==> design/flow/design.v <==
module alu #(
    parameter INST_W = 4,
    parameter INT_W  = 6,
    parameter FRAC_W = 10,
    parameter DATA_W = INT_W + FRAC_W
)(
    input                      i_clk,
    input                      i_rst_n,
    input                      i_in_valid,
    output                     o_busy,
    input         [INST_W-1:0] i_inst,
    input  signed [DATA_W-1:0] i_data_a,
    input  signed [DATA_W-1:0] i_data_b,
    output                     o_out_valid,
    output        [DATA_W-1:0] o_data
);
localparam IDLE = 3'b000;
localparam INPUT = 3'b001;
localparam COMPUTE = 3'b010;
localparam TEMP = 3'b011; 
localparam OUTPUT = 3'b100;
reg o_busy_in ;
reg out_valid_in;
reg signed [DATA_W-1:0] i_A, i_B, nxt_i_A, nxt_i_B;
reg [INST_W-1:0] inst, nxt_inst;
reg signed [DATA_W-1:0] out1, nxt_out1;
reg [2:0] state, nxt_state;
reg       busy, nxt_busy;
reg       valid, nxt_valid;
reg signed [DATA_W:0] add, sub;
reg signed [2*DATA_W-1 :0] mul, nxt_mul;
reg signed [22:0] mul_part, sat_mul;
reg signed [22:0] round_mul;
reg signed  [2*DATA_W - 1:0] left, part_left;
reg [DATA_W - 1:0] revermatch; 
reg signed [DATA_W+3:0] data_acc [0:DATA_W-1], nxt_data_acc [0:DATA_W-1];
reg signed [20:0] temp_data_acc;
wire [3:0] index ;
reg flag ;
reg signed [15:0] mul_temp;
reg signed [45:0] soft_mul;
reg signed [15:0] soft_test;
reg signed [15:0] soft_neg; 
reg [15:0] val16;
reg [7:0] val8;
reg [3:0] val4;
reg [4:0] result;
assign o_data = out1;
assign index  = i_A[3:0];  
assign o_busy = o_busy_in;
assign o_out_valid = out_valid_in;
always @(*) begin
    if (state == COMPUTE) begin
        flag = 1'b1;
    end
    else flag = 1'b0;
end
always @(*) begin
    case (state)
        IDLE:begin
            nxt_state = INPUT;
        end 
        INPUT:begin
            if (i_in_valid) begin
                nxt_state = COMPUTE;
            end
            else nxt_state = state;
        end
        COMPUTE:begin
            nxt_state = TEMP;
        end
        TEMP:begin
            nxt_state = OUTPUT;
        end
        OUTPUT:begin
            nxt_state = IDLE;
        end
        default: nxt_state = state;
    endcase
end
always @(*) begin
    case (state)
        INPUT:begin
        if (i_in_valid) begin
            nxt_i_A = i_data_a;
            nxt_i_B = i_data_b;
            nxt_inst = i_inst;
        end
        else begin
            nxt_i_A = i_A;
            nxt_i_B = i_B;
            nxt_inst = inst;
        end
        end 
        default: begin
            nxt_i_A = i_A;
            nxt_i_B = i_B;
            nxt_inst = inst;
        end
    endcase
end
always @(*) begin
    if (state == OUTPUT) begin
        out_valid_in = 1'b1;  
    end
    else out_valid_in = 1'b0;  
end
always @(*) begin
    if (state == INPUT) begin
        o_busy_in = 1'b0;
    end
    else o_busy_in = 1'b1;
end
integer i;
always @(*) begin
    for(i=0;i<DATA_W;i=i+1)begin
    nxt_data_acc[i] = data_acc[i];
    end
    add = 0; sub = 0; mul = 0; mul_part = 0; round_mul = 0; sat_mul = 0;
    temp_data_acc = 0; soft_mul = 0; soft_test = 0; soft_neg = 0;
    left = 0; part_left = 0; result = 0; val16 = 0; val8 = 0; val4 = 0;
    case (inst)
        0: begin
            add = i_A + i_B;
            nxt_out1 = (!add[DATA_W] && add[DATA_W - 1]) ? 16'b0111_1111_1111_1111 :
                      (add[DATA_W] && !add[DATA_W - 1]) ? 16'b1000_0000_0000_0000 : add[DATA_W-1:0];
        end
        1:begin
            sub = i_A - i_B;
            nxt_out1 = (!sub[DATA_W] && sub[DATA_W - 1]) ?  16'b0111_1111_1111_1111 : 
                      (sub[DATA_W] && !sub[DATA_W - 1]) ?  16'b1000_0000_0000_0000 : sub[DATA_W-1:0];
        end
        2:begin
            mul = i_A*i_B;  
            mul_part = mul[2*DATA_W-1:9]; 
            if(mul_part[0] == 1'b1)begin
                round_mul = mul_part + 1'b1;
            end
            else begin
                round_mul = mul_part ;
            end
            sat_mul = (!round_mul[22] && (round_mul[21:11]> 11'b000_0001_1111)) ? 23'b011_1111_1111_1111_1111_1111 :  
                      (round_mul[22]  && (round_mul[21:11]< 11'b111_1110_0000)) ? 23'b100_0000_0000_0000_0000_0000 : round_mul;
            if ((sat_mul == 23'b011_1111_1111_1111_1111_1111) || (sat_mul == 23'b100_0000_0000_0000_0000_0000)) begin
                nxt_out1 = sat_mul[22:7];
            end
            else nxt_out1 = sat_mul[16:1];
        end
        3:begin
            if (flag == 1'b1) begin
            temp_data_acc = data_acc[index] + i_B;
            nxt_data_acc[index] = temp_data_acc[19:0]; 
            end
            else nxt_data_acc[index] = data_acc[index];
            nxt_out1 = (!data_acc[index][DATA_W+3] && (data_acc[index][19:10]>10'b00_0001_1111))? 16'b0111_1111_1111_1111 :
                       (data_acc[index][DATA_W+3]  && (data_acc[index][19:10]<10'b11_1110_0000)) ? 16'b1000_0000_0000_0000 : data_acc[index][DATA_W-1:0];
        end
        4:begin  
            if(!i_A[DATA_W-1] &&  i_A[14:10]>=5'b00010) soft_mul = {6'b0,i_A,24'b0};  
            else if (!i_A[DATA_W-1] && i_A[15:10]>=5'b0) begin   
                    soft_mul = ((i_A<<<1'b1) + 16'b0000_1000_0000_0000)*(30'b000000_01010101010101_0101_010101);
            end
            else if (i_A[15:10] == 6'b111111) begin    
                soft_test = i_A + 16'b0000_1000_0000_0000;
                soft_mul = (soft_test)*(30'b000000_01010101010101_0101_010101);
            end
            else if (i_A[15:10] == 6'b111110) begin
                soft_neg = (i_A<<<1'b1) + 16'b0001_0100_0000_0000;
                soft_mul = soft_neg*(30'b000000_000111000111000111_000111);
            end
            else if (i_A[15:10] == 6'b111101) begin
                soft_neg = (i_A + 16'b0000_1100_0000_0000);
                soft_mul = soft_neg*(30'b000000_000111000111000111_000111);
            end
            else soft_mul = 46'b0;
            nxt_out1 = ((soft_mul != 46'b01_1111_1111_1111_1111_1111_1111_1111_1111_1111_1111_1111) || (soft_mul != 46'b10_0000_0000_0000_0000_0000_0000_0000_0000_0000_0000_0000)) && (soft_mul[23] == 1'b1)?
                      soft_mul[DATA_W+23:24] + 1'b1:
                      ((soft_mul != 46'b01_1111_1111_1111_1111_1111_1111_1111_1111_1111_1111_1111) || (soft_mul != 46'b10_0000_0000_0000_0000_0000_0000_0000_0000_0000_0000_0000)) && (soft_mul[23] == 1'b0)?
                      soft_mul[DATA_W+23:24]:soft_mul[39:24];
        end
        5:begin   
            nxt_out1 = i_A ^ i_B;
        end
        6:begin   
            nxt_out1 = i_A >>> i_B;
        end
        7:begin   
            left = {i_A,i_A};
            part_left = left << i_B;
            nxt_out1 = part_left[2*DATA_W-1:DATA_W];
        end
        8:begin   
            result[4] = (i_A[15:0] == 16'b0) ? 1 : 0;
            val16     = (result[4]) ? 16'b1111_1111_1111_1111 : i_A;
            result[3] = (val16[15:8] == 8'b0) ? 1 : 0;
            val8      = (result[3]) ? val16[7:0] : val16[15:8];
            result[2] = (val8[7:4] == 4'b0) ? 1 : 0;
            val4      = (result[2]) ? val8[3:0] : val8[7:4];
            result[1] = (val4[3:2] == 2'b0) ? 1 : 0;
            result[0] = (result[1]) ? ~val4[1] : ~val4[3];
            nxt_out1 = {11'b0,result};
        end
        9:begin   
            nxt_out1[0] = (i_A[3:0] == i_B[15:12])  ? 1'b1 : 1'b0;
            nxt_out1[1] = (i_A[4:1] == i_B[14:11])  ? 1'b1 : 1'b0;
            nxt_out1[2] = (i_A[5:2] == i_B[13:10])  ? 1'b1 : 1'b0;
            nxt_out1[3] = (i_A[6:3] == i_B[12:9])   ? 1'b1 : 1'b0;
            nxt_out1[4] = (i_A[7:4] == i_B[11:8])   ? 1'b1 : 1'b0;
            nxt_out1[5] = (i_A[8:5] == i_B[10:7])   ? 1'b1 : 1'b0;
            nxt_out1[6] = (i_A[9:6] == i_B[9:6])    ? 1'b1 : 1'b0;
            nxt_out1[7] = (i_A[10:7] == i_B[8:5])   ? 1'b1 : 1'b0;
            nxt_out1[8] = (i_A[11:8] == i_B[7:4])   ? 1'b1 : 1'b0;
            nxt_out1[9] = (i_A[12:9] == i_B[6:3])   ? 1'b1 : 1'b0;
            nxt_out1[10] = (i_A[13:10] == i_B[5:2]) ? 1'b1 : 1'b0;
            nxt_out1[11] = (i_A[14:11] == i_B[4:1]) ? 1'b1 : 1'b0;
            nxt_out1[12] = (i_A[15:12] == i_B[3:0]) ? 1'b1 : 1'b0;
            nxt_out1[15:13] = 3'b000;
            end
        default: begin 
            nxt_out1 = out1;
        end
    endcase
end
    always @(posedge i_clk or negedge i_rst_n) begin
        if (!i_rst_n) begin
            out1 <= 0;
            i_A <= 0;
            i_B <= 0;
            state <= 0;
            inst <= 0;
            for ( i=0 ;i<DATA_W ;i=i+1) begin
                data_acc[i] <= 0;
            end
        end
        else begin
            out1 <= nxt_out1;
            i_A <= nxt_i_A;
            i_B <= nxt_i_B;
            state <= nxt_state;
            inst <= nxt_inst;
            for ( i=0 ;i<DATA_W ;i=i+1) begin
                data_acc[i] <= nxt_data_acc[i];
            end
        end
    end
endmodule
==> design/flow/run.sh <==
#!/bin/bash
# the make line also repeats each setting of config.mk as NAME=value (left out here)
make -C /OpenROAD-flow-scripts/flow DESIGN_CONFIG=/design/flow/config.mk WORK_HOME=/design/flow/orfs CLKGATE_MAP_FILE= finish
==> design/flow/config.mk <==
export PLATFORM = sky130hd
export DESIGN_NAME = alu
export DESIGN_NICKNAME = alu
export VERILOG_FILES = /design/flow/design.v
export SDC_FILE = /design/flow/constraint.sdc
export NUM_CORES = 4
export LEC_CHECK = 0
export ABC_AREA = 1
export CAP_MARGIN = 20
export CORE_MARGIN = 2
export CORE_UTILIZATION = 71
export CTS_CLUSTER_DIAMETER = 231
export SLEW_MARGIN = 20
==> design/flow/constraint.sdc <==
create_clock -name core_clock -period 6.95 [get_ports {i_clk}]
set_input_delay 1.3900 -clock core_clock [delete_from_list [all_inputs] [get_ports {i_clk}]]
set_output_delay 1.3900 -clock core_clock [all_outputs]
set_load 0.01 [all_outputs]
==> results of run 1 <==
## metrics by stage
step,hold slack (ns),setup slack (ns),TNS [ns],utilization
CTS,0.381,-0.129,-1.27,0.842
floorplan,0.331,0.00303,0,-
global placement,0.360,-0.579,-6.95,0.799
detailed placement,0.363,-0.769,-10.72,0.799
## what timing repair did
action,CTS
pin swaps,184
gates resized,431
buffers inserted,44
endpoints found under the setup margin,16
cloned,1
==> out/metrics.yaml, run 1 <==
status: "did not finish"
haltStage: "5_1_grt"
ys_top_cells_by_count: "nand2_1, inv_1, ha_1"
die_height_um: 280
placementRows: 101
chipWidth_um: 280
aoi_share: 0.103
synth_stat.cells: 7581
yosysMostFrequentCell: "nand2_1"
mux_share: 0.000923
yosysUniqueCellTypes: 65
yosysTopAreaCell: "fa_1"
fp_util: 0.715
cts-buffers-inserted: 37
synthArstFlopShare: 1.00
dieArea_mm2: 0.0786
adder_share: 0.339
area_leaders: "fa_1, dfrtp_1, nand2_1"
netlist.area_leader.share: 0.193
clockBufferDepth: 3
syn_nets: 8777
cts_root_buffer: "clkbuf_16"
dp_cells: 9084
placed_area_mm2: 0.0606
dp_hpwl_um: 161000
flop_cell: "dfrtp_1"
edf_count: 0
yosysWarnings: 3
ioPinCount: 57
ys_top_logic_family: "adder cells"
synth_cells: 7581
avgSynthCellArea_um2: 7.15
cts_hold_buf: 0
core_area_mm2: 0.0758
yosys_area_mm2: 0.0542
synthXorXnorAreaFrac: 0.0148
ys_seq_share: 0.174
portBuffers: 56
syn_area_mm2: 0.0542
ys_ff: 377
clock-sinks: 377
htreeDepth: 2
ys_sh_simple: 0.252
gp_congestion: 1.06
==> inputs of run 2 (changes only) <==
Settings changed: ABC_AREA 1 to not set, CORE_UTILIZATION 71 to 40, CTS_CLUSTER_DIAMETER 231 to not set, SETUP_SLACK_MARGIN set to 0.32.
Clock period 6.95 ns to 9.5 ns, I/O delays scaled along.
==> run 2 against run 1 <==
Against the previous run:
- now clean on timing, DRC and antenna
- die size rose by 56%
- synthesized area fell by 12%
- synthesized cell count shrank 29%
==> out/metrics.yaml, run 2 <==
clock-sinks: 377  # unchanged
syn_nets: 6584  # -25%
synthArstFlopShare: 1.00  # unchanged
startpoint: "i_A[10]$_DFFE_PN0P_"
ant_nets: 0
flop_cell: "dfrtp_1"
yosysWarnings: 3  # unchanged
die_height_um: 350  # +25%
reg2reg_depth: 28
overflow: 0
worst_setup_path_end_kind: "flop"
insertion_delay_ns: 0.61
worst_slew_pin_slew_ns: 1.17
portBuffers: 56  # unchanged
ioPinCount: 57  # unchanged
num-nets-final: 6574
antenna_found_initial: 2
startpoint_type: "flop"
routedWlPerCell_um: 23.7
yosys_area_mm2: 0.0479  # -12%
warnings: 88
reg2reg_setup_slack_ns: 0.63
area_delta_synth_final_pct: 9.37
dp_hpwl_um: 128000  # -21%
synth_cells: 5388  # -29%
postLayoutCellArea_mm2: 0.0524
dr_total_vias: 40177
rsz0062_at_grt: "true"
post_drt_via_cell_ratio: 5.73
crit_type: "flop to flop"
dp_cells: 6932  # -24%
gp_congestion: 0.987  # -7.2%
r2r-end: "out1[12]$_DFFE_PN0P_"
relSlewSlack: 0.203
yosysMostFrequentCell: "inv_1"
instances_no_fill: 7009
clkTransAtPathRegs_ns: 0.07
ys_sh_simple: 0.128  # -0.124
status: "timing/DRC/antenna clean"
path_depth: 28
tritoncts: "done"
ys_top_cells_by_count: "inv_1, ha_1, nand2_1"
edf_count: 0  # unchanged
grt_first_pass_wirelength_um: 253000
mux_share: 0.0134  # +0.0125
cts_root_buffer: "clkbuf_16"
n_antenna_cell: 0
adder_share: 0.384  # +0.0450
area_leaders: "fa_1, dfrtp_1, ha_1"
whs_path_depth: 0
cts-buffers-inserted: 41  # +11%
slowest_delay_ns: 0.53
dieArea_mm2: 0.123  # +56%
period_used_share: 0.933
core_area_mm2: 0.118  # +56%
slew_violations: 0
fmax_ghz: 0.113
routed_wl_um: 166000
placed_area_mm2: 0.0506  # -16%
hold_ws_ns: 0.375
period_minus_slack_ns: 8.87
setup_viol: 0
drv_cap: 0
grt_pass1_vias: 40333
chipWidth_um: 350  # +25%
htreeDepth: 2  # unchanged
ys_seq_share: 0.197  # +0.0231
placementRows: 126  # +25%
skew_ns: 0.0544
cts_hold_buf: 0  # unchanged
clockBufferDepth: 3  # unchanged
syn_area_mm2: 0.0479  # -12%
min-delay-start: "state[4]$_DFF_PN0_"
first_pass_iters: 6
path_common_cell: "fa_1"
r2r-start: "i_A[10]$_DFFE_PN0P_"
avgSynthCellArea_um2: 8.89  # +24%
crit_slowest_cell: "fa_1"
synthXorXnorAreaFrac: 0.0267  # +0.0119
first_iter_violations: 3780
critPathTopFamily: "adder cells"
critPathBufInv: 4
drt_drc_violations_left: 0
ys_ff: 377  # unchanged
aoi_share: 0.170  # +0.0673
fp_util: 0.404  # -0.311
netlist.area_leader.share: 0.219  # +0.0257
grt_usage: 0.272
yosysTopAreaCell: "fa_1"
setup_tns_ns: 0
yosysUniqueCellTypes: 99  # +52%
whs_endpoint: "state[1]$_DFF_PN0_"
required_ns: 9.94
hold_viol: 0
hold_path_class: "flop to flop"
grt_max_degree: 112
synth_stat.cells: 5388  # -29%
cp_max_fo: 9
ys_top_logic_family: "adder cells"
cp.arrival_ns: 9.30
crit_path_end: "out1[12]$_DFFE_PN0P_"
==> run 2: routing by layer <==
metal / share of wire / vias up / wire (um) / global-route usage
li1: - / 18295 / - / -
met1: 0.43 / 20048 / 71800 / 0.374
met2: 0.45 / 1513 / 75400 / 0.438
met3: 0.066 / 321 / 11000 / 0.0337
met4: 0.046 / 0 / 7650 / 0.105
met5: 0 / - / 0 / 0
==> run 2: cell type report <==
cell class	count	area, um^2
Clock buffer	54	1150
Clock inverter	20	357
Inverter	771	2920
Multi-Input combinational cell	3988	34800
Timing Repair Buffer	199	1730
Fill cell	11661	66000
Sequential cell	377	9450
Tap cell	1600	2000
==> run 2: stage by stage <==
step | utilization | setup slack (ns)
detailed placement | 0.428 | 0.407
CTS | 0.440 | 0.370
finish | 0.442 | 0.634
floorplan | - | 0.948
global route | 0.442 | 0.268
global placement | 0.428 | 0.426
==> run 2: repair_timing <==
item                       in CTS  in global routing
setup endpoints to repair       0                 16
hold endpoints to repair        0                  0
resized                         0                 38
setup buffers                   0                  2
==> inputs of run 3 (changes only) <==
Settings changed: CORE_UTILIZATION 40 to 72, CTS_CLUSTER_SIZE set to 14, PLACE_DENSITY set to 0.78, SETUP_SLACK_MARGIN 0.32 to -0.11.
Clock period 9.5 ns to 7.82 ns, I/O delays scaled along.
==> run 3 against run 2 <==
Against the previous run:
- the layout now fails its checks (negative setup slack)
- first-iteration DRC count is 110% higher
- critical path type unchanged
- utilization grew 41 points
- largest cell class unchanged
- clock skew decreased by 0.0094 ns
- synthesized area unchanged
- critical endpoint is now out1[7]$_DFFE_PN0P_
==> out/metrics.yaml, run 3 <==
status: "finished with violations"
cts_hold_buf: 0  # unchanged
cts-buffers-inserted: 42  # +2.4%
core_area_mm2: 0.0659  # -44%
adder_share: 0.384  # unchanged
met3_length_um: 28800  # +160%
critPathBufInv: 9  # +5
yosysUniqueCellTypes: 99  # unchanged
netlist.area_leader.share: 0.219  # unchanged
relSlewSlack: 0.153  # -0.0506
required_ns: 8.30  # -1.64 ns
portBuffers: 56  # unchanged
routed_wl_um: 194000  # +17%
setup_viol: 16  # +16
htreeDepth: 2  # unchanged
dieArea_mm2: 0.0686  # -44%
syn_area_mm2: 0.0479  # unchanged
critPathTopFamily: "adder cells"
cp_max_fo: 6  # -3
yosys_area_mm2: 0.0479  # unchanged
antenna_found_initial: 6  # +4
ys_ff: 377  # unchanged
instances_no_fill: 6755  # -3.6%
drt_drc_violations_left: 0  # unchanged
rsz0062_at_grt: "true"
edf_count: 0  # unchanged
r2r-end: "out1[7]$_DFFE_PN0P_"
fp_util: 0.727  # +0.323
tritoncts: "done"
area_delta_synth_final_pct: 17.2
n_fill_cell: 3291  # -72%
synth_cells: 5388  # unchanged
reg2reg_depth: 30  # +7.1%
die_height_um: 262  # -25%
r2r-start: "i_A[12]$_DFFE_PN0P_"
clkTransAtPathRegs_ns: 0.07  # about the same
finalWorstSetupSlack_ns: -0.545  # -1.18 ns
ys_top_logic_family: "adder cells"
insertion_delay_ns: 0.61  # about the same
slowest_delay_ns: 0.59  # +0.06 ns
period_minus_slack_ns: 8.37  # -0.501 ns
reg2reg_setup_slack_ns: -0.55  # -1.18 ns
yosysMostFrequentCell: "inv_1"
crit_path_end: "out1[7]$_DFFE_PN0P_"
dr_total_vias: 48309  # +20%
startpoint_type: "flop"
synthXorXnorAreaFrac: 0.0267  # unchanged
avgSynthCellArea_um2: 8.89  # unchanged
post_drt_via_cell_ratio: 7.15  # +25%
postLayoutCellArea_mm2: 0.0561  # +7.2%
hold_path_class: "flop to flop"
ys_seq_share: 0.197  # unchanged
skew_ns: 0.0450  # -0.00944 ns
hold_viol: 0  # unchanged
wl_met1_um: 60700  # -15%
wl_met2_um: 81700  # +8.3%
synth_stat.cells: 5388  # unchanged
worst_setup_path_end_kind: "flop"
ant_nets: 0  # unchanged
cts_root_buffer: "clkbuf_16"
whs_path_depth: 0  # unchanged
synthArstFlopShare: 1.00  # unchanged
grt_max_degree: 145  # +29%
setup_tns_ns: -6.74  # -6.74 ns
placementRows: 94  # -25%
yosysTopAreaCell: "fa_1"
crit_type: "flop to flop"
min-delay-start: "state[4]$_DFF_PN0_"
clockBufferDepth: 3  # unchanged
crit_slowest_cell: "fa_2"
finish.utilization: 0.852  # +0.410
highest_layer: "met5"
routedWlPerCell_um: 28.8  # +22%
overflow: 0  # unchanged
slew_violations: 0  # unchanged
cp.arrival_ns: 8.85  # -0.45 ns
grt_first_pass_wirelength_um: 275000  # +8.9%
warnings: 90  # +2.3%
grt_usage: 0.535  # +0.263
mux_share: 0.0134  # unchanged
dp_cells: 6633  # -4.3%
ys_top_cells_by_count: "inv_1, ha_1, nand2_1"
first_iter_violations: 7901  # +110%
drv_cap: 0  # unchanged
num-nets-final: 7054  # +7.3%
aoi_share: 0.170  # unchanged
fmax_ghz: 0.120  # +6.0%
checkFailReasons: "negative setup slack"
placed_area_mm2: 0.0531  # +4.9%
path_depth: 30  # +7.1%
gp_congestion: 1.08  # +9.8%
chipWidth_um: 262  # -25%
yosysWarnings: 3  # unchanged
grt_pass1_vias: 48581  # +20%
ys_sh_simple: 0.128  # unchanged
flop_cell: "dfrtp_1"
startpoint: "i_A[12]$_DFFE_PN0P_"
syn_nets: 6584  # unchanged
ioPinCount: 57  # unchanged
worst_slew_pin_slew_ns: 1.26  # +0.0875 ns
dp_hpwl_um: 140000  # +9.7%
first_pass_iters: 14  # +8
whs_endpoint: "state[1]$_DFF_PN0_"
area_leaders: "fa_1, dfrtp_1, ha_1"
clock-sinks: 377  # unchanged
period_used_share: 1.07  # +0.136
## run 3: final cells by class
class                   instances  area, um^2  area share
clock inverters                16         215     0.00383
clock buffers                  59        1170      0.0209
inverters                     771        2910      0.0518
multi-input cells            3989       35800       0.638
diodes                          2        5.00   0.0000891
flip-flops and latches        377        9460       0.168
repair buffers                677        5460      0.0973
well taps                     864        1080      0.0193
## run 3: stage by stage
stage,setup WS (ns),hold slack (ns)
after CTS,-0.107,0.389
after global routing,-0.785,0.386
after floorplan,-0.108,0.331
final,-0.545,0.396
after detailed placement,-0.607,0.348
after global placement,-0.322,0.342
## run 3: repair_timing
| item | in CTS | in global routing |
|---|---|---|
| gates cloned | 1 | 0 |
| endpoints found under the setup margin | 16 | 16 |
| endpoints found under the hold margin | 0 | 0 |
| resized | 51 | 241 |
| buffers inserted | 11 | 34 |
| pin swaps | 24 | 93 |
## run 3: per-layer routing
layer | track usage | up-vias
met5 | 0.00208 | -
met4 | 0.447 | 4
met3 | 0.177 | 1887
met2 | 0.817 | 4628
met1 | 0.612 | 22511
li1 | - | 19279
==> inputs of run 4 (changes only) <==
Settings changed: ABC_AREA set to 0, CAP_MARGIN 20 to 30, CORE_ASPECT_RATIO set to 0.71, CORE_MARGIN 2 to 9, CORE_UTILIZATION 72 to 55, CTS_CLUSTER_DIAMETER set to 94, CTS_CLUSTER_SIZE 14 to not set, GPL_TIMING_DRIVEN set to 0, HOLD_SLACK_MARGIN set to 0.29, MAX_ROUTING_LAYER set to met4, PLACE_DENSITY 0.78 to not set, PLACE_DENSITY_LB_ADDON set to 0.19, SETUP_SLACK_MARGIN -0.11 to 2.48, TNS_END_PERCENT set to 65.
Clock period 7.82 ns to 11.3 ns, I/O delays scaled along.
==> run 4 against run 3 <==
Against the previous run:
- the run now finishes clean
- sequential share of layout area up 0.76 points
- hold slack got worse by 0.042 ns
- count of clock-buffer cells in the layout decreased by 3
- critical path depth is 1 lower
- maximum frequency shrank 5.9%
==> out/metrics.yaml, run 4 <==
status: "timing/DRC/antenna clean"
fp_util: 0.560  # -0.168
clkTransAtPathRegs_ns: 0.07  # about the same
drv_cap: 0  # unchanged
critPathTopFamily: "adder cells"
n_fill_cell: 7283  # +120%
cts_root_buffer: "clkbuf_16"
drt_drc_violations_left: 0  # unchanged
yosysWarnings: 3  # unchanged
avgSynthCellArea_um2: 8.89  # unchanged
flop_cell: "dfrtp_1"
synthArstFlopShare: 1.00  # unchanged
first_iter_violations: 6405  # -19%
clock-sinks: 377  # unchanged
synth_cells: 5388  # unchanged
antenna_found_initial: 3  # -3
period_minus_slack_ns: 8.89  # +0.526 ns
fmax_ghz: 0.112  # -5.9%
dieArea_mm2: 0.0982  # +43%
r2r-start: "i_A[11]$_DFFE_PN0P_"
syn_area_mm2: 0.0479  # unchanged
finalWorstSetupSlack_ns: 2.41  # +2.95 ns
die_height_um: 267  # +1.8%
gp_congestion: 1.13  # +3.9%
cts_hold_buf: 0  # unchanged
ys_ff: 377  # unchanged
htreeDepth: 2  # unchanged
reg2reg_setup_slack_ns: 2.41  # +2.95 ns
ys_top_cells_by_count: "inv_1, ha_1, nand2_1"
wl_met1_um: 78700  # +30%
grt_usage: 0.391  # -0.144
wl_met2_um: 67900  # -17%
first_pass_iters: 10  # -4
critPathBufInv: 5  # -4
slowest_delay_ns: 0.54  # -0.05 ns
grt_pass1_vias: 42203  # -13%
startpoint_type: "flop"
startpoint: "i_A[11]$_DFFE_PN0P_"
adder_share: 0.384  # unchanged
cts-buffers-inserted: 38  # -9.5%
tritoncts: "done"
dp_hpwl_um: 151000  # +7.4%
hold_ws_ns: 0.354  # -0.0420 ns
clockBufferDepth: 3  # unchanged
area_leaders: "fa_1, dfrtp_1, ha_1"
insertion_delay_ns: 0.60  # about the same
r2r-end: "out1[12]$_DFFE_PN0P_"
highest_layer: "met4"
crit_slowest_cell: "dfrtp_4"
cp.arrival_ns: 9.33  # +0.48 ns
aoi_share: 0.170  # unchanged
worst_setup_path_end_kind: "flop"
netlist.area_leader.share: 0.219  # unchanged
hold_path_class: "flop to flop"
slew_violations: 0  # unchanged
ant_nets: 0  # unchanged
mux_share: 0.0134  # unchanged
met3_length_um: 37600  # +30%
yosysTopAreaCell: "fa_1"
routedWlPerCell_um: 28.1  # -2.4%
post_drt_via_cell_ratio: 6.49  # -9.3%
dr_total_vias: 44107  # -8.7%
regArea_mm2: 0.00950  # +0.44%
edf_count: 0  # unchanged
rsz0062_at_grt: "true"
routed_wl_um: 191000  # -1.7%
ioPinCount: 57  # unchanged
finish.utilization: 0.630  # -0.222
hold_viol: 0  # unchanged
worst_slew_pin_slew_ns: 1.15  # -0.112 ns
min-delay-start: "state[4]$_DFF_PN0_"
ys_top_logic_family: "adder cells"
comb_area_mm2: 0.0356  # -0.72%
portBuffers: 56  # unchanged
area_delta_synth_final_pct: 12.6
path_depth: 29  # -3.3%
reg2reg_depth: 29  # -3.3%
grt_first_pass_wirelength_um: 279000  # +1.3%
pre_cts_slack_ns: -0.182  # +0.425 ns
grt_max_degree: 100  # -31%
yosysMostFrequentCell: "inv_1"
core_area_mm2: 0.0856  # +30%
chipWidth_um: 368  # +41%
whs_endpoint: "state[1]$_DFF_PN0_"
cp_max_fo: 8  # +2
crit_path_end: "out1[12]$_DFFE_PN0P_"
syn_nets: 6584  # unchanged
whs_path_depth: 0  # unchanged
num-nets-final: 6809  # -3.5%
synthXorXnorAreaFrac: 0.0267  # unchanged
skew_ns: 0.0253  # -0.0197 ns
yosys_area_mm2: 0.0479  # unchanged
ys_seq_share: 0.197  # unchanged
relSlewSlack: 0.235  # +0.0823
placementRows: 90  # -4.3%
ys_sh_simple: 0.128  # unchanged
yosysUniqueCellTypes: 99  # unchanged
period_used_share: 0.787  # -0.283
warnings: 87  # -3.3%
crit_type: "flop to flop"
synth_stat.cells: 5388  # unchanged
required_ns: 11.74  # +3.44 ns
setup_viol: 0  # -16
overflow: 0  # unchanged
==> run 4: stage by stage <==
stage               instance area [um^2]  instances   TNS, ns
floorplan                          47900       5388         0
global placement                   49900       6594  -3375.61
detailed placement                 50200       6612    -0.432
CTS                                52600       6706         0
global route                       53900       6795         0
finish                             53900       6799         0
==> run 4: cell type report <==
| class | instances | area share |
|---|---|---|
| antenna | 7 | 0.000325 |
| buffer | 252 | 0.0244 |
| clock buffer | 56 | 0.0208 |
| clock inverter | 13 | 0.00304 |
| inverter | 771 | 0.0550 |
| multi-input combinational | 3988 | 0.660 |
| sequential | 377 | 0.176 |
| tap | 1150 | 0.0267 |
| timing repair buffer | 185 | 0.0341 |
==> run 4: timing repair <==
item                                    4_1_cts  5_1_grt
cloned                                        0        0
resized                                     254      196
endpoints found under the setup margin      174       91
pin swaps                                    17       61
setup buffers                                25       69
==> run 4: routing by layer <==
| metal | GRT usage | up-vias |
|---|---|---|
| li1 | - | 18796 |
| met1 | 0.548 | 21432 |
| met2 | 0.461 | 3372 |
| met3 | 0.228 | 507 |
| met4 | 0.106 | 0 |
| met5 | - | - |
==> inputs of run 5 (changes only) <==
Settings changed: ABC_AREA 0 to 1, CAP_MARGIN 30 to 20, CORE_ASPECT_RATIO 0.71 to 1.18, CORE_MARGIN 9 to 2, CORE_UTILIZATION 55 to 72, CTS_CLUSTER_DIAMETER 94 to 200, CTS_CLUSTER_SIZE set to 15, GPL_TIMING_DRIVEN 0 to not set, HOLD_SLACK_MARGIN 0.29 to not set, MAX_ROUTING_LAYER met4 to not set, PLACE_DENSITY set to 0.42, PLACE_DENSITY_LB_ADDON 0.19 to not set, SETUP_SLACK_MARGIN 2.48 to 0.5, TNS_END_PERCENT 65 to not set.
Clock period 11.3 ns to 2.75 ns, I/O delays scaled along.
==> run 5 against run 4 <==
Against the previous run:
- the run now fails in 5_1_grt
- synthesized cell count grew 41%
- die size decreased by 21%
- synthesized area rose by 13%
==> out/metrics.yaml, run 5 <==
clockBufferDepth: 3  # unchanged
synthXorXnorAreaFrac: 0.0148  # -0.0119
status: "did not finish"
overflow: 4001
netlist.area_leader.share: 0.193  # -0.0257
die_height_um: 302  # +13%
yosys_area_mm2: 0.0542  # +13%
yosysWarnings: 3  # unchanged
syn_area_mm2: 0.0542  # +13%
aoi_share: 0.103  # -0.0673
placementRows: 109  # +21%
yosysMostFrequentCell: "nand2_1"
cts-buffers-inserted: 29  # -24%
yosysTopAreaCell: "fa_1"
cts_root_buffer: "clkbuf_16"
gp_congestion: 1.17  # +3.6%
grt_usage: 0.987
clock-sinks: 377  # unchanged
ys_top_logic_family: "adder cells"
mux_share: 0.000923  # -0.0125
ys_seq_share: 0.174  # -0.0231
ys_sh_simple: 0.252  # +0.124
ioPinCount: 57  # unchanged
synth_cells: 7581  # +41%
area_leaders: "fa_1, dfrtp_1, nand2_1"
dp_hpwl_um: 182000  # +21%
dieArea_mm2: 0.0776  # -21%
pre_cts_slack_ns: -4.92  # -4.73 ns
yosysUniqueCellTypes: 65  # -34%
placed_area_mm2: 0.0677  # +35%
ys_ff: 377  # unchanged
synth_stat.cells: 7581  # +41%
stop_error: "[ERROR GRT-0116] Global routing finished with congestion. Check the congestion regions in the DRC Viewer."
syn_nets: 8777  # +33%
chipWidth_um: 257  # -30%
fp_util: 0.726  # +0.166
edf_count: 0  # unchanged
adder_share: 0.339  # -0.0450
htreeDepth: 1  # -1
flop_cell: "dfrtp_1"
portBuffers: 56  # unchanged
haltStage: "5_1_grt"
synthArstFlopShare: 1.00  # unchanged
core_area_mm2: 0.0747  # -13%
ys_top_cells_by_count: "nand2_1, inv_1, ha_1"
avgSynthCellArea_um2: 7.15  # -19%
-- run 5: stage by stage --
step	std cells	utilization
after floorplan	7581	-
after global placement	9832	0.906
after detailed placement	9832	0.906
after CTS	9974	0.958
-- run 5: timing repair --
action                                  in CTS
hold endpoints to repair                    70
setup buffers                               88
pin swaps                                  174
endpoints found under the setup margin     337
hold buffers                                 1
cloned                                       6
resized                                    559
-- run 5: metal layers --
metal,overflow,track usage
met5,22,0.658
met2,2600,1.16
met1,142,0.914
met3,188,0.862
met4,1049,1.08
==> inputs of run 6 (changes only) <==
Settings changed: ABC_AREA 1 to 0, CAP_MARGIN 20 to 30, CORE_ASPECT_RATIO 1.18 to 0.71, CORE_UTILIZATION 72 to 66, CTS_CLUSTER_DIAMETER 200 to not set, CTS_CLUSTER_SIZE 15 to not set, HOLD_SLACK_MARGIN set to 0.29, MAX_ROUTING_LAYER set to met4, PLACE_DENSITY 0.42 to not set, SETUP_SLACK_MARGIN 0.5 to -0.33, TNS_END_PERCENT set to 50.
Clock period 2.75 ns to 7.16 ns, I/O delays scaled along.
==> run 6 against run 5 <==
Against the previous run:
- the layout now fails its checks (negative setup slack)
- synthesized area is 12% lower
- die size is 3.6% lower
- synthesized cell count is 29% lower
==> out/metrics.yaml, run 6 <==
routedWlPerCell_um: 27.5
finish.utilization: 0.806
grt_first_pass_wirelength_um: 287000
drv_cap: 0
edf_count: 0  # unchanged
warnings: 97
grt_pass1_vias: 47869
yosysUniqueCellTypes: 99  # +52%
ant_nets: 0
overflow: 0
r2r-start: "i_A[10]$_DFFE_PN0P_"
hold_path_class: "flop to flop"
min-delay-start: "state[4]$_DFF_PN0_"
startpoint: "i_A[10]$_DFFE_PN0P_"
yosys_area_mm2: 0.0479  # -12%
status: "finished with violations"
hold_ws_ns: 0.363
first_iter_violations: 7475
mux_share: 0.0134  # +0.0125
core_area_mm2: 0.0721  # -3.6%
crit_slowest_cell: "fa_1"
cts_root_buffer: "clkbuf_16"
syn_nets: 6584  # -25%
gp_congestion: 1.14  # -1.9%
path_depth: 31
period_used_share: 1.17
placementRows: 83  # -24%
ys_sh_simple: 0.128  # -0.124
synth_stat.cells: 5388  # -29%
critPathBufInv: 7
syn_area_mm2: 0.0479  # -12%
yosysWarnings: 3  # unchanged
postLayoutCellArea_mm2: 0.0581
skew_ns: 0.0479
fp_util: 0.664  # -0.0613
ys_top_logic_family: "adder cells"
first_pass_iters: 10
worst_setup_path_end_kind: "flop"
drt_drc_violations_left: 0
required_ns: 7.56
yosysMostFrequentCell: "inv_1"
adder_share: 0.384  # +0.0450
crit_type: "flop to flop"
clock-sinks: 377  # unchanged
dr_total_vias: 47838
dieArea_mm2: 0.0748  # -3.6%
whs_endpoint: "state[1]$_DFF_PN0_"
period_minus_slack_ns: 8.40
placed_area_mm2: 0.0556  # -18%
flop_cell: "dfrtp_1"
whs_path_depth: 0
die_height_um: 231  # -24%
avgSynthCellArea_um2: 8.89  # +24%
checkFailReasons: "negative setup slack"
synthArstFlopShare: 1.00  # unchanged
dp_hpwl_um: 152000  # -16%
cp_max_fo: 4
startpoint_type: "flop"
critPathTopFamily: "adder cells"
portBuffers: 56  # unchanged
setup_viol: 16
r2r-end: "out1[11]$_DFFE_PN0P_"
worst_slew_pin_slew_ns: 1.08
reg2reg_setup_slack_ns: -1.24
antenna_found_initial: 7
netlist.area_leader.share: 0.219  # +0.0257
chipWidth_um: 324  # +26%
tritoncts: "done"
reg2reg_depth: 31
yosysTopAreaCell: "fa_1"
area_leaders: "fa_1, dfrtp_1, ha_1"
fmax_ghz: 0.119
rsz0062_at_grt: "true"
num-nets-final: 7304
slew_violations: 0
routed_wl_um: 195000
ys_top_cells_by_count: "inv_1, ha_1, nand2_1"
cts-buffers-inserted: 35  # +21%
finalWorstSetupSlack_ns: -1.24
cp.arrival_ns: 8.80
relSlewSlack: 0.278
clockBufferDepth: 3  # unchanged
ys_ff: 377  # unchanged
slowest_delay_ns: 0.56
cts_hold_buf: 0  # -1
clkTransAtPathRegs_ns: 0.07
htreeDepth: 2  # +1
synth_cells: 5388  # -29%
insertion_delay_ns: 0.58
crit_path_end: "out1[11]$_DFFE_PN0P_"
aoi_share: 0.170  # +0.0673
grt_max_degree: 177
grt_usage: 0.531
ys_seq_share: 0.197  # +0.0231
ioPinCount: 57  # unchanged
hold_viol: 0
area_delta_synth_final_pct: 21.4
synthXorXnorAreaFrac: 0.0267  # +0.0119
post_drt_via_cell_ratio: 6.73
## run 6: routing by layer
layer	part of all wire	track usage	vias to the layer above
li1	-	-	19784
met1	0.37	0.702	22919
met2	0.40	0.714	4145
met3	0.18	0.232	990
met4	0.054	0.205	0
met5	0	-	-
## run 6: area by class of cell
type | instances | area [um^2]
Multi-Input combinational cell | 3989 | 36000
Fill cell | 4329 | 14000
Sequential cell | 377 | 9470
Timing Repair Buffer | 934 | 7450
Inverter | 771 | 2910
Tap cell | 977 | 1220
Clock buffer | 45 | 965
Clock inverter | 9 | 86.3
Antenna cell | 8 | 20.0
## run 6: repair_timing
| action | in CTS | in global routing |
|---|---|---|
| pin swaps | 45 | 38 |
| setup buffers | 16 | 16 |
| endpoints found under the setup margin | 16 | 16 |
| resized | 124 | 119 |
| cloned | 1 | 0 |
## run 6: through the flow
stage | cells | TNS (ns) | setup slack, ns
2_1_floorplan | 5388 | -6.52 | -0.464
3_3_place_gp | 7004 | -17.31 | -1.28
3_5_place_dp | 7011 | -19.96 | -1.47
4_1_cts | 7081 | -12.06 | -0.849
5_1_grt | 7109 | -20.56 | -1.32
6_report | 7110 | -17.57 | -1.24
==> inputs of run 7 (changes only) <==
Settings changed: ABC_AREA 0 to not set, CAP_MARGIN 30 to 20, CORE_ASPECT_RATIO 0.71 to not set, CORE_UTILIZATION 66 to 65, HOLD_SLACK_MARGIN 0.29 to not set, MAX_ROUTING_LAYER met4 to not set, SETUP_SLACK_MARGIN -0.33 to not set, TNS_END_PERCENT 50 to not set.
Clock period 7.16 ns to 9.59 ns, I/O delays scaled along.
==> run 7 against run 6 <==
Against the previous run:
- cell count fell by 11%
- the run now finishes clean
- critical path type unchanged
- sequential share of layout area rose by 2.1 points
- global-route usage is 9.7 points lower
- highest routed layer unchanged
- flip-flop count unchanged
- clock skew is essentially flat
==> out/metrics.yaml, run 7 <==
cts_hold_buf: 0  # unchanged
cp.arrival_ns: 9.66  # +0.86 ns
critPathBufInv: 4  # -3
setup_tns_ns: 0  # +17.57 ns
chipWidth_um: 275  # -15%
clock-sinks: 377  # unchanged
startpoint_type: "flop"
avgSynthCellArea_um2: 8.89  # unchanged
hold_ws_ns: 0.348  # -0.0150 ns
drt_drc_violations_left: 0  # unchanged
yosysUniqueCellTypes: 99  # unchanged
crit_slowest_cell: "a2111oi_0"
antenna_found_initial: 2  # -5
flop_cell: "dfrtp_1"
path_common_cell: "fa_1"
drv_cap: 0  # unchanged
edf_count: 0  # unchanged
ys_seq_share: 0.197  # unchanged
setup_viol: 0  # -16
min-delay-start: "state[4]$_DFF_PN0_"
gp_congestion: 1.06  # -7.0%
rsz0062_at_grt: "false"
synth_stat.cells: 5388  # unchanged
yosys_area_mm2: 0.0479  # unchanged
worst_slew_pin_slew_ns: 1.18  # +0.0989 ns
aoi_share: 0.170  # unchanged
whs_path_depth: 0  # unchanged
tritoncts: "done"
period_minus_slack_ns: 9.22  # +0.815 ns
ioPinCount: 57  # unchanged
grt_usage: 0.434  # -0.0967
core_area_mm2: 0.0730  # +1.2%
startpoint: "i_A[10]$_DFFE_PN0P_"
htreeDepth: 2  # unchanged
die_height_um: 275  # +19%
clockBufferDepth: 3  # unchanged
reg2reg_depth: 27  # -13%
netlist.area_leader.share: 0.219  # unchanged
post_drt_via_cell_ratio: 6.51  # -3.2%
fmax_ghz: 0.108  # -8.8%
worst_setup_path_end_kind: "flop"
period_used_share: 0.961  # -0.212
cp_max_fo: 9  # +5
clkTransAtPathRegs_ns: 0.07  # about the same
skew_ns: 0.0475  # -0.000452 ns
dieArea_mm2: 0.0759  # +1.5%
slowest_delay_ns: 0.69  # +0.13 ns
area_delta_synth_final_pct: 6.93
ys_sh_simple: 0.128  # unchanged
insertion_delay_ns: 0.62  # +0.04 ns
hold_path_class: "flop to flop"
r2r-end: "out1[12]$_DFFE_PN0P_"
routedWlPerCell_um: 25.4  # -7.4%
cts_root_buffer: "clkbuf_16"
dr_total_vias: 41411  # -13%
relSlewSlack: 0.208  # -0.0702
r2r-start: "i_A[10]$_DFFE_PN0P_"
whs_endpoint: "state[1]$_DFF_PN0_"
ys_ff: 377  # unchanged
slew_violations: 0  # unchanged
dp_hpwl_um: 124000  # -18%
syn_nets: 6584  # unchanged
fp_util: 0.656  # -0.00808
instances_no_fill: 6359  # -11%
status: "timing/DRC/antenna clean"
ys_top_cells_by_count: "inv_1, ha_1, nand2_1"
grt_first_pass_wirelength_um: 248000  # -14%
ant_nets: 0  # unchanged
adder_share: 0.384  # unchanged
path_depth: 27  # -13%
crit_type: "flop to flop"
dp_cells: 6281  # -10%
critPathTopFamily: "adder cells"
area_leaders: "fa_1, dfrtp_1, ha_1"
reg2reg_setup_slack_ns: 0.37  # +1.61 ns
routed_wl_um: 162000  # -17%
crit_path_end: "out1[12]$_DFFE_PN0P_"
grt_max_degree: 130  # -27%
mux_share: 0.0134  # unchanged
synthArstFlopShare: 1.00  # unchanged
warnings: 89  # -8.2%
portBuffers: 56  # unchanged
yosysMostFrequentCell: "inv_1"
overflow: 0  # unchanged
cts-buffers-inserted: 43  # +23%
synthXorXnorAreaFrac: 0.0267  # unchanged
hold_viol: 0  # unchanged
first_pass_iters: 8  # -2
synth_cells: 5388  # unchanged
syn_area_mm2: 0.0479  # unchanged
yosysWarnings: 3  # unchanged
yosysTopAreaCell: "fa_1"
first_iter_violations: 4478  # -40%
num-nets-final: 6563  # -10%
ys_top_logic_family: "adder cells"
grt_pass1_vias: 41768  # -13%
required_ns: 10.03  # +2.47 ns
placementRows: 99  # +19%
-- run 7: through the flow --
| stage | setup slack (ns) | util | instance area, um^2 |
|---|---|---|---|
| global route | 0.0443 | 0.702 | 51200 |
| CTS | 0.520 | 0.701 | 51200 |
| floorplan | 1.04 | - | 47900 |
| global placement | 0.907 | 0.681 | 49700 |
| detailed placement | 0.574 | 0.682 | 49700 |
| finish | 0.370 | 0.702 | 51200 |
-- run 7: cell type report --
cell class / instances / area (um^2)
well taps: 959 / 1200
repair buffers: 186 / 1570
flip-flops and latches: 377 / 9440
inverters: 771 / 2900
clock inverters: 20 / 228
fillers: 5777 / 21800
multi-input cells: 3988 / 34700
clock buffers: 57 / 1210
diodes: 1 / 2.50
-- run 7: repair_timing --
| item | CTS | global route |
|---|---|---|
| buffers inserted | 0 | 0 |
| resized | 0 | 2 |
| setup endpoints to repair | 0 | 15 |
| endpoints found under the hold margin | 0 | 0 |
-- run 7: routing by layer --
layer	up-vias	wire, um	track usage
met1	20249	60800	0.560
met2	2287	72200	0.683
met5	-	0	0
li1	18278	-	-
met3	597	17300	0.0918
met4	0	11300	0.249
==> inputs of run 8 (changes only) <==
Settings changed: ABC_AREA set to 0, CAP_MARGIN 20 to 30, CORE_ASPECT_RATIO set to 1.25, CORE_UTILIZATION 65 to 43, MAX_ROUTING_LAYER set to met4, PLACE_DENSITY_LB_ADDON set to 0.3, TNS_END_PERCENT set to 50.
Clock period 9.59 ns to 11.3 ns, I/O delays scaled along.
==> run 8 against run 7 <==
Against the previous run:
- still clean
- clock skew increased by 0.0049 ns
- final area is 0.95% higher
- die size up 50%
- synthesized area is the same
- critical path type unchanged
- largest cell class unchanged
==> out/metrics.yaml, run 8 <==
status: "timing/DRC/antenna clean"
hold_path_class: "flop to flop"
critPathTopFamily: "adder cells"
insertion_delay_ns: 0.61  # about the same
yosysUniqueCellTypes: 99  # unchanged
hold_viol: 0  # unchanged
dp_cells: 6743  # +7.4%
placed_area_mm2: 0.0501  # +0.79%
path_depth: 27  # unchanged
routedWlPerCell_um: 23.6  # -7.3%
instances_no_fill: 6832  # +7.4%
antenna_found_initial: 6  # +4
finish.utilization: 0.469  # -0.233
ys_ff: 377  # unchanged
ys_top_cells_by_count: "inv_1, ha_1, nand2_1"
yosysMostFrequentCell: "inv_1"
grt_max_degree: 103  # -21%
num-nets-final: 6541  # -0.34%
pre_cts_slack_ns: 1.88  # +1.31 ns
fmax_ghz: 0.104  # -4.1%
portBuffers: 56  # unchanged
grt_first_pass_wirelength_um: 248000  # +0.18%
ys_sh_simple: 0.128  # unchanged
n_fill_cell: 10685  # +85%
placementRows: 136  # +37%
core_area_mm2: 0.110  # +51%
first_iter_violations: 3235  # -28%
slowest_delay_ns: 0.84  # +0.15 ns
post_drt_via_cell_ratio: 5.83  # -10%
die_height_um: 377  # +37%
rsz0062_at_grt: "false"
flop_cell: "dfrtp_1"
edf_count: 0  # unchanged
setup_tns_ns: 0  # unchanged
dieArea_mm2: 0.114  # +50%
cts_root_buffer: "clkbuf_16"
clockBufferDepth: 3  # unchanged
finalWorstSetupSlack_ns: 1.68  # +1.31 ns
relSlewSlack: 0.361  # +0.153
warnings: 88  # -1.1%
ant_nets: 0  # unchanged
tritoncts: "done"
area_delta_synth_final_pct: 7.94
synth_stat.cells: 5388  # unchanged
mux_share: 0.0134  # unchanged
cts_setup_buffers: 0  # unchanged
yosys_area_mm2: 0.0479  # unchanged
avgSynthCellArea_um2: 8.89  # unchanged
cts_hold_buf: 0  # unchanged
clock-sinks: 377  # unchanged
reg2reg_depth: 27  # unchanged
yosysTopAreaCell: "fa_1"
drv_cap: 0  # unchanged
cp_max_fo: 16  # +7
r2r-start: "i_A[8]$_DFFE_PN0P_"
hold_ws_ns: 0.349  # +0.00111 ns
overflow: 0  # unchanged
ys_seq_share: 0.197  # unchanged
path_common_cell: "fa_1"
htreeDepth: 2  # unchanged
clkTransAtPathRegs_ns: 0.07  # about the same
worst_slew_pin_slew_ns: 0.958  # -0.223 ns
cts-buffers-inserted: 42  # -2.3%
startpoint_type: "flop"
crit_slowest_cell: "clkinv_1"
postLayoutCellArea_mm2: 0.0517  # +0.95%
grt_pass1_vias: 40903  # -2.1%
crit_path_end: "out1[2]$_DFFE_PN0P_"
grt_usage: 0.296  # -0.138
required_ns: 11.75  # +1.72 ns
synthXorXnorAreaFrac: 0.0267  # unchanged
chipWidth_um: 302  # +9.8%
skew_ns: 0.0523  # +0.00488 ns
slew_violations: 0  # unchanged
worst_setup_path_end_kind: "flop"
whs_path_depth: 0  # unchanged
synthArstFlopShare: 1.00  # unchanged
dp_hpwl_um: 123000  # -1.0%
synth_cells: 5388  # unchanged
first_pass_iters: 6  # -2
ys_top_logic_family: "adder cells"
routed_wl_um: 161000  # -0.36%
whs_endpoint: "state[1]$_DFF_PN0_"
setup_viol: 0  # unchanged
reg2reg_setup_slack_ns: 1.68  # +1.31 ns
gp_congestion: 1.01  # -5.4%
syn_area_mm2: 0.0479  # unchanged
aoi_share: 0.170  # unchanged
yosysWarnings: 3  # unchanged
drt_drc_violations_left: 0  # unchanged
period_used_share: 0.851  # -0.110
netlist.area_leader.share: 0.219  # unchanged
min-delay-start: "state[4]$_DFF_PN0_"
cp.arrival_ns: 10.06  # +0.40 ns
fp_util: 0.434  # -0.222
dr_total_vias: 39852  # -3.8%
adder_share: 0.384  # unchanged
startpoint: "i_A[8]$_DFFE_PN0P_"
critPathBufInv: 5  # +1
r2r-end: "out1[2]$_DFFE_PN0P_"
ioPinCount: 57  # unchanged
cts.repair.resized: 0  # unchanged
syn_nets: 6584  # unchanged
period_minus_slack_ns: 9.62  # +0.397 ns
crit_type: "flop to flop"
area_leaders: "fa_1, dfrtp_1, ha_1"
-- run 8: per-layer routing --
layer | vias to the layer above | wire length (um) | GRT usage
met2 | 1476 | 76800 | 0.477
met3 | 411 | 11200 | 0.0465
met5 | - | 0 | -
li1 | 18229 | - | -
met4 | 0 | 9640 | 0.151
met1 | 19736 | 63500 | 0.360
-- run 8: area by class of cell --
type,instances,area (um^2),area share
inverter,771,2890,0.0560
antenna,4,10.0,0.000194
clock inverter,18,253,0.00489
sequential,377,9440,0.183
multi-input combinational,3988,34600,0.670
clock buffer,60,1220,0.0236
tap,1449,1810,0.0351
timing repair buffer,165,1440,0.0279
==> inputs of run 9 (changes only) <==
Settings changed: CORE_ASPECT_RATIO 1.25 to 0.71, CORE_UTILIZATION 43 to 72, CTS_CLUSTER_SIZE set to 13, HOLD_SLACK_MARGIN set to 0.29, PLACE_DENSITY_LB_ADDON 0.3 to 0.19, SETUP_SLACK_MARGIN set to -0.73.
Clock period 11.3 ns to 7.71 ns, I/O delays scaled along.
==> run 9 against run 8 <==
Against the previous run:
- the flow now stops in 5_1_grt
- synthesized area is the same
- synthesized cell count is the same
- die size shrank 40%
==> out/metrics.yaml, run 9 <==
dp_hpwl_um: 153000  # +24%
dieArea_mm2: 0.0686  # -40%
syn_area_mm2: 0.0479  # unchanged
synth_cells: 5388  # unchanged
area_leaders: "fa_1, dfrtp_1, ha_1"
yosysWarnings: 3  # unchanged
placed_area_mm2: 0.0546  # +9.0%
cts-buffers-inserted: 37  # -12%
synthXorXnorAreaFrac: 0.0267  # unchanged
synth_stat.cells: 5388  # unchanged
yosysTopAreaCell: "fa_1"
ys_seq_share: 0.197  # unchanged
yosysUniqueCellTypes: 99  # unchanged
netlist.area_leader.share: 0.219  # unchanged
haltStage: "5_1_grt"
cts_root_buffer: "clkbuf_16"
mux_share: 0.0134  # unchanged
die_height_um: 221  # -41%
ys_sh_simple: 0.128  # unchanged
htreeDepth: 2  # unchanged
syn_nets: 6584  # unchanged
chipWidth_um: 310  # +2.5%
pre_cts_slack_ns: -0.807  # -2.69 ns
yosys_area_mm2: 0.0479  # unchanged
clockBufferDepth: 3  # unchanged
ioPinCount: 57  # unchanged
flop_cell: "dfrtp_1"
cts_setup_buffers: 0  # unchanged
ys_top_cells_by_count: "inv_1, ha_1, nand2_1"
ys_ff: 377  # unchanged
avgSynthCellArea_um2: 8.89  # unchanged
adder_share: 0.384  # unchanged
ys_top_logic_family: "adder cells"
placementRows: 79  # -42%
clock-sinks: 377  # unchanged
yosysMostFrequentCell: "inv_1"
core_area_mm2: 0.0656  # -40%
synthArstFlopShare: 1.00  # unchanged
gp_congestion: 1.17  # +16%
edf_count: 0  # unchanged
status: "did not finish"
fp_util: 0.730  # +0.295
portBuffers: 56  # unchanged
aoi_share: 0.170  # unchanged
run 9: timing repair:
action,4_1_cts
pin swaps,0
hold buffers,0
setup endpoints to repair,6
resized,4
run 9: stage by stage:
| step | hold slack, ns | instances |
|---|---|---|
| floorplan | 0.331 | 5388 |
| global placement | 0.340 | 6838 |
| detailed placement | 0.342 | 6846 |
| CTS | 0.353 | 6896 |
==> inputs of run 10 (changes only) <==
Settings changed: ABC_AREA 0 to not set, CAP_MARGIN 30 to 20, CORE_ASPECT_RATIO 0.71 to not set, CORE_UTILIZATION 72 to 11, CTS_CLUSTER_SIZE 13 to not set, HOLD_SLACK_MARGIN 0.29 to not set, MAX_ROUTING_LAYER met4 to not set, PLACE_DENSITY_LB_ADDON 0.19 to not set, SETUP_SLACK_MARGIN -0.73 to not set, TNS_END_PERCENT 50 to not set.
Clock period 7.71 ns to 13.8 ns, I/O delays scaled along.
==> run 10 against run 9 <==
Against the previous run:
- the run now finishes clean
- synthesized area unchanged
- synthesized cell count unchanged
- die size rose to 6.4 times the previous value
==> out/metrics.yaml, run 10 <==
core_area_mm2: 0.434  # +560%
area_delta_synth_final_pct: 19.1
ys_sh_simple: 0.128  # unchanged
yosysMostFrequentCell: "inv_1"
cp_max_fo: 24
ys_top_logic_family: "adder cells"
status: "timing/DRC/antenna clean"
num-nets-final: 6534
cts_root_buffer: "clkbuf_16"
worst_slew_pin_slew_ns: 1.09
dp_hpwl_um: 129000  # -16%
synthArstFlopShare: 1.00  # unchanged
warnings: 88
cts.repair.resized: 0  # -4
adder_share: 0.384  # unchanged
antenna_found_initial: 11
setup_viol: 0
aoi_share: 0.170  # unchanged
clockBufferDepth: 3  # unchanged
cts_setup_buffers: 0  # unchanged
reg2reg_depth: 30
synth_stat.cells: 5388  # unchanged
grt_usage: 0.0758
crit_path_end: "out1[6]$_DFFE_PN0P_"
r2r-start: "i_A[11]$_DFFE_PN0P_"
drv_cap: 0
critPathBufInv: 5
ys_ff: 377  # unchanged
ys_seq_share: 0.197  # unchanged
slowest_delay_ns: 0.93
dieArea_mm2: 0.441  # +540%
slew_violations: 0
path_depth: 30
syn_nets: 6584  # unchanged
worst_setup_path_end_kind: "flop"
cp.arrival_ns: 10.89
tritoncts: "done"
rsz0062_at_grt: "false"
whs_endpoint: "state[1]$_DFF_PN0_"
area_leaders: "fa_1, dfrtp_1, ha_1"
yosysUniqueCellTypes: 99  # unchanged
htreeDepth: 2  # unchanged
clock-sinks: 377  # unchanged
dr_total_vias: 39893
insertion_delay_ns: 0.63
required_ns: 14.21
chipWidth_um: 664  # +110%
netlist.area_leader.share: 0.219  # unchanged
yosys_area_mm2: 0.0479  # unchanged
hold_path_class: "flop to flop"
hold_ws_ns: 0.354
routedWlPerCell_um: 15.3
edf_count: 0  # unchanged
startpoint: "i_A[11]$_DFFE_PN0P_"
synth_cells: 5388  # unchanged
startpoint_type: "flop"
grt_max_degree: 141
mux_share: 0.0134  # unchanged
hold_viol: 0
reg2reg_setup_slack_ns: 3.33
crit_type: "flop to flop"
skew_ns: 0.0505
setup_tns_ns: 0
fp_util: 0.110  # -0.619
ys_top_cells_by_count: "inv_1, ha_1, nand2_1"
overflow: 0
drt_drc_violations_left: 0
ioPinCount: 57  # unchanged
r2r-end: "out1[6]$_DFFE_PN0P_"
ant_nets: 0
whs_path_depth: 0
grt_first_pass_wirelength_um: 257000
die_height_um: 664  # +200%
grt_pass1_vias: 40279
synthXorXnorAreaFrac: 0.0267  # unchanged
first_iter_violations: 3611
clkTransAtPathRegs_ns: 0.06
flop_cell: "dfrtp_1"
routed_wl_um: 171000
first_pass_iters: 7
period_used_share: 0.759
portBuffers: 56  # unchanged
yosysTopAreaCell: "fa_1"
cts_hold_buf: 0  # unchanged
yosysWarnings: 3  # unchanged
gp_congestion: 0.959  # -18%
period_minus_slack_ns: 10.47
cts-buffers-inserted: 44  # +19%
crit_slowest_cell: "a2111oi_0"
avgSynthCellArea_um2: 8.89  # unchanged
post_drt_via_cell_ratio: 3.59
fmax_ghz: 0.0955
critPathTopFamily: "AND-OR/OR-AND gates"
min-delay-start: "state[4]$_DFF_PN0_"
placementRows: 242  # +210%
syn_area_mm2: 0.0479  # unchanged
relSlewSlack: 0.268
path_common_cell: "fa_1"
## run 10: per-layer routing
layer / wire, um / global-route usage / vias up
met5: 31 / 0 / -
met4: 9270 / 0.0354 / 4
met3: 12600 / 0.0127 / 371
met2: 79100 / 0.126 / 1544
met1: 69500 / 0.0951 / 19758
li1: - / - / 18216
## run 10: cell type report
type / count / area (um^2)
Fill cell: 49412 / 377000
Multi-Input combinational cell: 3988 / 34600
Sequential cell: 377 / 9440
Tap cell: 5734 / 7170
Inverter: 771 / 2890
Timing Repair Buffer: 156 / 1350
Clock buffer: 58 / 1240
Clock inverter: 20 / 255
Antenna cell: 8 / 20.0
## run 10: through the flow
step            util  std cells  cell area (um^2)  setup WS (ns)
4_1_cts        0.131      11102             56900           3.55
6_report       0.131      11112             57000           3.33
3_3_place_gp   0.128      11022             55400           3.71
2_1_floorplan      -       5388             47900           5.25
5_1_grt        0.131      11112             57000           2.81
3_5_place_dp   0.128      11024             55400           3.64
==> inputs of run 11 (changes only) <==
Settings changed: ABC_AREA set to 1, CORE_UTILIZATION 11 to 71, CTS_CLUSTER_DIAMETER set to 307.
Clock period 13.8 ns to 7.11 ns, I/O delays scaled along.
==> run 11 against run 10 <==
Against the previous run:
- the flow now stops in 5_1_grt
- die size decreased by 82%
- synthesized area rose by 13%
- synthesized cell count increased by 41%
==> out/metrics.yaml, run 11 <==
status: "did not finish"
haltStage: "5_1_grt"
stop_error: "[ERROR GRT-0232] Routing congestion too high. Check the congestion heatmap in the GUI."
netlist.area_leader.share: 0.193  # -0.0257
ys_top_cells_by_count: "nand2_1, inv_1, ha_1"
overflow: 181
ioPinCount: 57  # unchanged
adder_share: 0.339  # -0.0450
htreeDepth: 2  # unchanged
aoi_share: 0.103  # -0.0673
synth_stat.cells: 7581  # +41%
ys_seq_share: 0.174  # -0.0231
cts-buffers-inserted: 41  # -6.8%
ys_top_logic_family: "adder cells"
flop_cell: "dfrtp_1"
grt_usage: 0.720
yosysWarnings: 3  # unchanged
cts_hold_buf: 0  # unchanged
dp_cells: 9120  # -17%
placed_area_mm2: 0.0608  # +9.7%
cts_root_buffer: "clkbuf_16"
syn_nets: 8777  # +33%
yosysMostFrequentCell: "nand2_1"
synthArstFlopShare: 1.00  # unchanged
die_height_um: 280  # -58%
clock-sinks: 377  # unchanged
avgSynthCellArea_um2: 7.15  # -19%
yosysUniqueCellTypes: 65  # -34%
dp_hpwl_um: 158000  # +23%
ys_sh_simple: 0.252  # +0.124
dieArea_mm2: 0.0786  # -82%
yosysTopAreaCell: "fa_1"
core_area_mm2: 0.0758  # -83%
portBuffers: 56  # unchanged
area_leaders: "fa_1, dfrtp_1, nand2_1"
ys_ff: 377  # unchanged
placementRows: 101  # -58%
mux_share: 0.000923  # -0.0125
chipWidth_um: 280  # -58%
clockBufferDepth: 3  # unchanged
yosys_area_mm2: 0.0542  # +13%
synthXorXnorAreaFrac: 0.0148  # -0.0119
syn_area_mm2: 0.0542  # +13%
synth_cells: 7581  # +41%
fp_util: 0.715  # +0.605
gp_congestion: 1.11  # +16%
edf_count: 0  # unchanged
-- run 11: metrics by stage --
step / hold slack, ns / utilization / worst slack (ns)
after floorplan: 0.331 / - / 0.00474
after global placement: 0.364 / 0.802 / -0.603
after detailed placement: 0.358 / 0.802 / -0.682
after CTS: 0.381 / 0.844 / -0.0533
-- run 11: per-layer routing --
| layer | GRT usage | overflow |
|---|---|---|
| met5 | 0.280 | 0 |
| met4 | 0.680 | 62 |
| met3 | 0.544 | 6 |
| met2 | 0.896 | 102 |
| met1 | 0.737 | 11 |
-- run 11: timing repair --
item                                    4_1_cts
hold endpoints to repair                      0
gates resized                               320
pin swaps                                   125
buffers inserted                             57
endpoints found under the setup margin       16
cloned                                        0
